## build 86
Design signalProcess, start of the top module:
module signalProcess(clk, rst, SCK, MOSI, MISO, SSEL);
input clk;
input rst;
input SCK, SSEL, MOSI;
output MISO;
wire [7:0] dataByte;
wire [7:0] sendByte;
reg [7:0] compressedX [63:0];
reg [6:0] inputCounter;
wire byte_received;
reg signalReceived;
wire byteSent;
integer i;
integer j;
assign sendByte = compressedX[j[5:0]];
signalReceive srA(.clk(clk), .rst(rst), .SCK(SCK), .MOSI(MOSI), .byteReceived(byte_received), .dataByte(dataByte), .SSEL(SSEL));
always @(posedge clk)
begin 
  if(rst)
  begin
    i <= 0;
    inputCounter <= 7'b0000000;
  end
  else if(~signalReceived)
  begin
    if(byte_received)
    begin
      i <= i+1;
      inputCounter <= inputCounter + 7'b0000001; 
    end
  end
end
always @(posedge clk)
begin 
  if(~rst && ~signalReceived && byte_received && i >= 0 && i < 64)
    compressedX[i[5:0]] <= dataByte;
end
always @(posedge clk)
begin
  if(rst)
    signalReceived <= 1'b0;
  else
    signalReceived <= (inputCounter == 7'b1000000);
end
sending sB(.clk(clk), .rst(rst), .SCK(SCK), .MISO(MISO), .SSEL(SSEL), .data(sendByte), .signalReceived(signalReceived), .byteSent(byteSent));
always @(posedge clk)
begin
  if(rst)
    j <= -1;
  else if(signalReceived)
  begin
    if(byteSent)
    begin
      j <= j+1;
    end 
  end
end
endmodule
Settings: LEC_CHECK=0, CAP_MARGIN=35, CELL_PAD_IN_SITES_DETAIL_PLACEMENT=0, CORE_MARGIN=6, CORE_UTILIZATION=40, CTS_CLUSTER_SIZE=35, GPL_ROUTABILITY_DRIVEN=0, HOLD_SLACK_MARGIN=0.2, PLACE_DENSITY=0.53, SETUP_SLACK_MARGIN=0.48, SLEW_MARGIN=20; clock period 4.96 ns.
run.sh (not shown) runs the stock make flow with config.mk's settings and CLKGATE_MAP_FILE=.
Build 86 ended with every stage complete and zero timing, DRC or antenna violations.
Here is what was changed in the inputs of build 77 compared with build 86.
- a change of CORE_UTILIZATION from 40 to 72
- a deleted GPL_ROUTABILITY_DRIVEN that had been 0
- a deleted HOLD_SLACK_MARGIN that had been 0.2
- a change of CORE_MARGIN from 6 to 2
- a change of CTS_CLUSTER_SIZE from 35 to 25
- a change of SETUP_SLACK_MARGIN from 0.48 to -0.46
- a deleted PLACE_DENSITY that had been 0.53
- a change of CAP_MARGIN from 35 to 20
- a deleted CELL_PAD_IN_SITES_DETAIL_PLACEMENT that had been 0
- a change of the clock period (ns, I/O delays scaled along) from 4.96 to 5.64
==> results <==
STATUS setup slack: build 77 wins against build 86. ~same chip area from the yosys synthesis statistics in build 86 and build 77. Side by side, power turned out lower in build 77 than in build 86. Build 77 vs build 86 — total via count in the routed design climbed by a few percent. In the tables for build 86 and build 77, internal cell power reads higher with build 86.
The inputs of build 31 differ from those of build 77 as listed below.
- clearing SETUP_SLACK_MARGIN, which used to be -0.46
- swapping 72 for 40 in CORE_UTILIZATION
- clearing CTS_CLUSTER_SIZE, which used to be 25
- swapping 5.64 for 10.0 in the clock period (ns, I/O delays scaled along)
## What came out
Build 31 finished end to end and its layout was clean on timing, DRC and antenna.
From build 77 to build 31 the numbers moved as follows: routed wire length on met2 rose 3.8%, worst path arrival time increased 0.78 ns, final cell count increased by 329 relative to the old numbers, final worst setup slack +3.62 ns.
Looking at power consumption across build 77 and build 31, the one that comes out higher is build 77.
As far as tally of nets with antenna violations remaining after routing is concerned, build 77 and build 31 perform about the same.
Against build 77 as the reference, build 31 delivers a lower non-clock buffer instance count of the final layout.
The inputs of build 52 differ from those of build 31 as listed below.
- putting CELL_PAD_IN_SITES_DETAIL_PLACEMENT at 2 where nothing was set
- swapping 20 for 40 in CAP_MARGIN
- swapping 2 for 6 in CORE_MARGIN
==> results <==
- Each of the runs, namely build 31 and build 52, reached the end of the flow and came out clean.
- Cell area after layout is lower on build 31
- Comparing build 31 and build 52, the lower width of the die was measured on build 31.
- The post-layout net count in build 52 was higher than what build 31 gave.
- Build 52 vs build 31 on internal power: build 52 is the higher one.
- Power share of the clock group in build 52 is 3.3 points above build 31.
- Build 52 ends up with a clock-cell share of area that is 0.89 points higher than in build 31.
- NOTE: total global routing track utilization in build 52 exceeds that of build 31
- Via count of build 52 exceeds that of build 31 by a little under 10%.
- Relative to build 31, the worst supply voltage drop on vdd measured on build 52 has decreased by a few percent.

---

Starting RTL as in the previous note.
==> flow/design.v (excerpt) <==
module signalProcess(clk, rst, SCK, MOSI, MISO, SSEL);
input clk;
input rst;
input SCK, SSEL, MOSI;
output MISO;
wire [7:0] dataByte;
wire [7:0] sendByte;
reg [7:0] compressedX [63:0];
reg [6:0] inputCounter;
wire byte_received;
reg signalReceived;
wire byteSent;
integer i;
integer j;
assign sendByte = compressedX[j[5:0]];
signalReceive srA(.clk(clk), .rst(rst), .SCK(SCK), .MOSI(MOSI), .byteReceived(byte_received), .dataByte(dataByte), .SSEL(SSEL));
always @(posedge clk)
begin 
  if(rst)
  begin
    i <= 0;
    inputCounter <= 7'b0000000;
  end
  else if(~signalReceived)
  begin
    if(byte_received)
    begin
      i <= i+1;
      inputCounter <= inputCounter + 7'b0000001; 
    end
  end
end
always @(posedge clk)
begin 
  if(~rst && ~signalReceived && byte_received && i >= 0 && i < 64)
    compressedX[i[5:0]] <= dataByte;
end
always @(posedge clk)
begin
  if(rst)
    signalReceived <= 1'b0;
  else
    signalReceived <= (inputCounter == 7'b1000000);
end
  ...
==> flow/config.mk <==
export PLATFORM = sky130hd
export DESIGN_NAME = signalProcess
export DESIGN_NICKNAME = signalProcess
export VERILOG_FILES = /design/flow/design.v
export SDC_FILE = /design/flow/constraint.sdc
export NUM_CORES = 4
export LEC_CHECK = 0
export CAP_MARGIN = 0
export CORE_MARGIN = 2
export CORE_UTILIZATION = 72
export CTS_CLUSTER_DIAMETER = 305
export CTS_CLUSTER_SIZE = 13
export PLACE_DENSITY_LB_ADDON = 0.15
export SETUP_SLACK_MARGIN = 0.35
export SLEW_MARGIN = 40
==> flow/constraint.sdc <==
create_clock -name core_clock -period 2.52 [get_ports {clk}]
set_input_delay 0.5040 -clock core_clock [delete_from_list [all_inputs] [get_ports {clk}]]
set_output_delay 0.5040 -clock core_clock [all_outputs]
set_load 0.01 [all_outputs]
Edit:
ABC_AREA = 1   (was not set)
CAP_MARGIN = 20   (was 0)
CTS_CLUSTER_DIAMETER = 282   (was 305)
CTS_CLUSTER_SIZE = 10   (was 13)
PLACE_DENSITY_LB_ADDON = not set   (was 0.15)
SETUP_SLACK_MARGIN = 0.52   (was 0.35)
SLEW_MARGIN = 20   (was 40)
- maximum frequency rises by a few percent
- power rises by roughly a tenth
- worst setup slack gains 0.14 ns
- area after synthesis rises by a few percent
- wire length rises by about a fifth
- cell area rises by a little under a tenth
- sequential share of layout area falls by 5.0 points
- utilization rises by 2.8 points
- clock power rises by a quarter to a third
- via count rises by a quarter to a third
- die area rises by a few percent
Edit:
ABC_AREA = not set   (was 1)
CAP_MARGIN = 10   (was 20)
CTS_CLUSTER_DIAMETER = not set   (was 282)
CTS_CLUSTER_SIZE = 48   (was 10)
PLACE_DENSITY_LB_ADDON = 0.0   (was not set)
SETUP_SLACK_MARGIN = 0.71   (was 0.52)
This time the run finished but failed the layout checks on negative setup slack.
Final cell count falls by 28%.
Worst setup slack is worse by 0.61 ns.
Final area is about the same.
Power rises by 2.8%.
Global-route usage rises by 7.3 points.
Sequential share of layout area stays flat.
Register-to-register slack is worse by 0.61 ns.
Clock-buffer cell count falls by 26.
Die area falls by 3.4%.
Via count falls by 15%.
Routed wire length rises by 15%.
Edit:
CAP_MARGIN = 25   (was 10)
CELL_PAD_IN_SITES_GLOBAL_PLACEMENT = 0   (was not set)
CTS_CLUSTER_DIAMETER = 89   (was not set)
CTS_CLUSTER_SIZE = 17   (was 48)
GPL_ROUTABILITY_DRIVEN = 1   (was not set)
GPL_TIMING_DRIVEN = 1   (was not set)
MIN_ROUTING_LAYER = met1   (was not set)
PLACE_DENSITY = 0.37   (was not set)
PLACE_DENSITY_LB_ADDON = not set   (was 0.0)
SETUP_SLACK_MARGIN = 0.39   (was 0.71)
SLEW_MARGIN = 10   (was 20)
TNS_END_PERCENT = 60   (was not set)
Outcome: The changed run passed the timing, design-rule and antenna checks. Count of clock-buffer cells in the layout came out lower by 5. Wire length went down by 30%. Worst hold slack is better by 0.0056 ns. Sequential power barely changes. Sequential share of layout area goes up by 4.8 points. Cell count decreases by 3.4%. Area after synthesis stays the same. Register-to-register slack improved by 0.51 ns. Critical path depth is higher by 2.
Edit:
CORE_ASPECT_RATIO = 0.91   (was not set)
CTS_CLUSTER_DIAMETER = 25   (was 89)
CTS_CLUSTER_SIZE = 46   (was 17)
PLACE_DENSITY = not set   (was 0.37)
PLACE_DENSITY_LB_ADDON = 0.0   (was not set)
SETUP_SLACK_MARGIN = 0.72   (was 0.39)
SLEW_MARGIN = 20   (was 10)
TNS_END_PERCENT = not set   (was 60)
Outcome:
- With this change the flow never finished: it broke off in clock tree synthesis
- synthesized cell count does not change
- die size stays flat
- area after synthesis stays the same
Edit:
CAP_MARGIN = 20   (was 25)
CELL_PAD_IN_SITES_GLOBAL_PLACEMENT = not set   (was 0)
CORE_ASPECT_RATIO = not set   (was 0.91)
CTS_CLUSTER_DIAMETER = 364   (was 25)
CTS_CLUSTER_SIZE = 13   (was 46)
GPL_ROUTABILITY_DRIVEN = not set   (was 1)
GPL_TIMING_DRIVEN = not set   (was 1)
MIN_ROUTING_LAYER = not set   (was met1)
PLACE_DENSITY_LB_ADDON = 0.15   (was 0.0)
SETUP_SLACK_MARGIN = 0.35   (was 0.72)
Result: With this change the flow ran to the end with no violations; synthesized area stays the same; die size is about the same; synthesized cell count does not change.
Power figures rest on the tool's default switching activity, not on a simulated workload.
